==> inputs of v4 <==
## armreduced
module armreduced(
	input clk,
	input reset,
	output[31:0] pc,
	input[31:0] inst,
	input nIRQ,
	output[3:0] be,
	output[31:0] memaddr,
	output memwrite,
	output memread,
	output[31:0] writedata,
	input[31:0] readdata
	);
export LEC_CHECK = 0
export CAP_MARGIN = 40
export CELL_PAD_IN_SITES_DETAIL_PLACEMENT = 2
export CORE_ASPECT_RATIO = 1.86
export CORE_MARGIN = 10
export CORE_UTILIZATION = 57
export CTS_CLUSTER_DIAMETER = 398
export GPL_ROUTABILITY_DRIVEN = 0
export HOLD_SLACK_MARGIN = 0.16
export MAX_ROUTING_LAYER = met5
export MIN_ROUTING_LAYER = met2
export PLACE_DENSITY_LB_ADDON = 0.02
export SLEW_MARGIN = 20
create_clock -name core_clock -period 14.9 [get_ports {clk}]
run.sh (not shown) runs the stock make flow with config.mk's settings and CLKGATE_MAP_FILE=.
==> v9: changes against v4 <==
CAP_MARGIN = 20   (was 40)
CELL_PAD_IN_SITES_DETAIL_PLACEMENT = unset   (was 2)
CORE_ASPECT_RATIO = unset   (was 1.86)
CORE_MARGIN = 2   (was 10)
CORE_UTILIZATION = 58   (was 57)
CTS_CLUSTER_DIAMETER = unset   (was 398)
GPL_ROUTABILITY_DRIVEN = unset   (was 0)
HOLD_SLACK_MARGIN = -0.1   (was 0.16)
MAX_ROUTING_LAYER = unset   (was met5)
MIN_ROUTING_LAYER = unset   (was met2)
PLACE_DENSITY_LB_ADDON = unset   (was 0.02)
SETUP_SLACK_MARGIN = 2.43   (was unset)
==> flow/constraint.sdc (replaced) <==
create_clock -name core_clock -period 9.4 [get_ports {clk}]
set_input_delay 1.8800 -clock core_clock [delete_from_list [all_inputs] [get_ports {clk}]]
set_output_delay 1.8800 -clock core_clock [all_outputs]
set_load 0.01 [all_outputs]
==> v34: changes against v4 <==
CAP_MARGIN = 20   (was 40)
CELL_PAD_IN_SITES_DETAIL_PLACEMENT = unset   (was 2)
CORE_ASPECT_RATIO = unset   (was 1.86)
CORE_MARGIN = 2   (was 10)
CORE_UTILIZATION = 41   (was 57)
CTS_CLUSTER_DIAMETER = unset   (was 398)
GPL_ROUTABILITY_DRIVEN = unset   (was 0)
HOLD_SLACK_MARGIN = unset   (was 0.16)
MAX_ROUTING_LAYER = unset   (was met5)
MIN_ROUTING_LAYER = unset   (was met2)
PLACE_DENSITY_LB_ADDON = unset   (was 0.02)
==> flow/constraint.sdc (replaced) <==
create_clock -name core_clock -period 16.9 [get_ports {clk}]
set_input_delay 3.3800 -clock core_clock [delete_from_list [all_inputs] [get_ports {clk}]]
set_output_delay 3.3800 -clock core_clock [all_outputs]
set_load 0.01 [all_outputs]
==> v22: changes against v4 <==
CAP_MARGIN = 20   (was 40)
CELL_PAD_IN_SITES_DETAIL_PLACEMENT = unset   (was 2)
CORE_ASPECT_RATIO = unset   (was 1.86)
CORE_MARGIN = 2   (was 10)
CORE_UTILIZATION = 66   (was 57)
CTS_CLUSTER_DIAMETER = unset   (was 398)
GPL_ROUTABILITY_DRIVEN = unset   (was 0)
HOLD_SLACK_MARGIN = 0.29   (was 0.16)
MAX_ROUTING_LAYER = unset   (was met5)
MIN_ROUTING_LAYER = unset   (was met2)
PLACE_DENSITY_LB_ADDON = unset   (was 0.02)
SETUP_SLACK_MARGIN = 2.33   (was unset)
TNS_END_PERCENT = 5   (was unset)
==> flow/constraint.sdc (replaced) <==
create_clock -name core_clock -period 9.41 [get_ports {clk}]
set_input_delay 1.8820 -clock core_clock [delete_from_list [all_inputs] [get_ports {clk}]]
set_output_delay 1.8820 -clock core_clock [all_outputs]
set_load 0.01 [all_outputs]
==> run_results.csv <==
group,metric,value,unit
logic_synthesis,syn-cell-area,53100,um^2
logic_synthesis,top_cells_by_area,"edfxtp_1 29%, dfxtp_1 19%, mux4_2 7.4%",
floorplan,core.rowCount,110,
floorplan,fp-utilization,58.8,%
run_status,flow.stopped_at,"global routing (5_1_grt)",
logic_synthesis,async_flop_share,0,%
cts,ctsResizeCount,1532,
logic_synthesis,ys_sh_xor,2.11,%
logic_synthesis,ys_area,53100,um^2
floorplan,core,90300,um^2
floorplan,die_w,306,um
run_status,first-error,"[ERROR GRT-0116] Global routing finished with congestion. Check the congestion regions in the DRC Viewer.",
logic_synthesis,compound_area_share,14.1,%
logic_synthesis,ys_sh_adder,3.53,%
run_status,status,"did not finish",
logic_synthesis,edf_count,512,
floorplan,die_h,306,um
(the above is from v9)
==> run_results.csv <==
group,metric,value,unit
logic_synthesis,edf_count,512,
logic_synthesis,async_flop_share,0,%
floorplan,core.rowCount,152,
floorplan,die_h,436,um
logic_synthesis,top_cell_area_share,29.0,%
run_status,status,"did not finish",
floorplan,core,92400,um^2
logic_synthesis,ys_area,53100,um^2
floorplan,fp-utilization,57.4,%
run_status,flow.stopped_at,"detailed placement (3_5_place_dp)",
run_status,first-error,"[ERROR DPL-0033] detailed placement checks failed during check placement.",
logic_synthesis,compound_area_share,14.1,%
logic_synthesis,syn-cell-area,53100,um^2
logic_synthesis,synthSimpleGateAreaFrac,18.5,%
floorplan,die_w,244,um
logic_synthesis,ys_sh_adder,3.53,%
logic_synthesis,ys_sh_xor,2.11,%
logic_synthesis,syn_inst,5502,
logic_synthesis,top_cells_by_area,"edfxtp_1 29%, dfxtp_1 19%, mux4_2 7.4%",
(the above is from v4)
==> run_results.csv <==
group,metric,value,unit
floorplan,core,79300,um^2
logic_synthesis,edf_count,512,
logic_synthesis,compound_area_share,14.1,%
run_status,first-error,"[ERROR GRT-0232] Routing congestion too high. Check the congestion heatmap in the GUI.",
run_status,flow.stopped_at,"global routing (5_1_grt)",
floorplan,die_h,288,um
run_status,status,"did not finish",
logic_synthesis,ys_sh_adder,3.53,%
logic_synthesis,async_flop_share,0,%
logic_synthesis,top_cells_by_area,"edfxtp_1 29%, dfxtp_1 19%, mux4_2 7.4%",
floorplan,die_w,288,um
logic_synthesis,ys_area,53100,um^2
floorplan,fp-utilization,66.9,%
logic_synthesis,ys_sh_xor,2.11,%
(the above is from v22)
==> run_results.csv <==
group,metric,value,unit
run_status,status,"complete, no violations",
floorplan,fp-utilization,41.4,%
cells_and_area,fin_cells,8216,
logic_synthesis,ys_sh_adder,3.53,%
logic_synthesis,syn-cell-area,53100,um^2
min_path,worst_hold_path.num_cells,0,
logic_synthesis,edf_count,512,
logic_synthesis,compound_area_share,14.1,%
logic_synthesis,ys_sh_xor,2.11,%
floorplan,core.rowCount,131,
logic_synthesis,top_cell,"nor2_1",
cts,cts-root-buf,"clkbuf_16",
cells_and_area,fillers,12000,
floorplan,die_h,364,um
cts,ctsResizeCount,0,
logic_synthesis,ys_sh_mux,9.56,%
logic_synthesis,ys_area,53100,um^2
floorplan,core,128000,um^2
critical_path,startpoint_type,"input pin",
logic_synthesis,top_cells_by_area,"edfxtp_1 29%, dfxtp_1 19%, mux4_2 7.4%",
(the above is from v34)
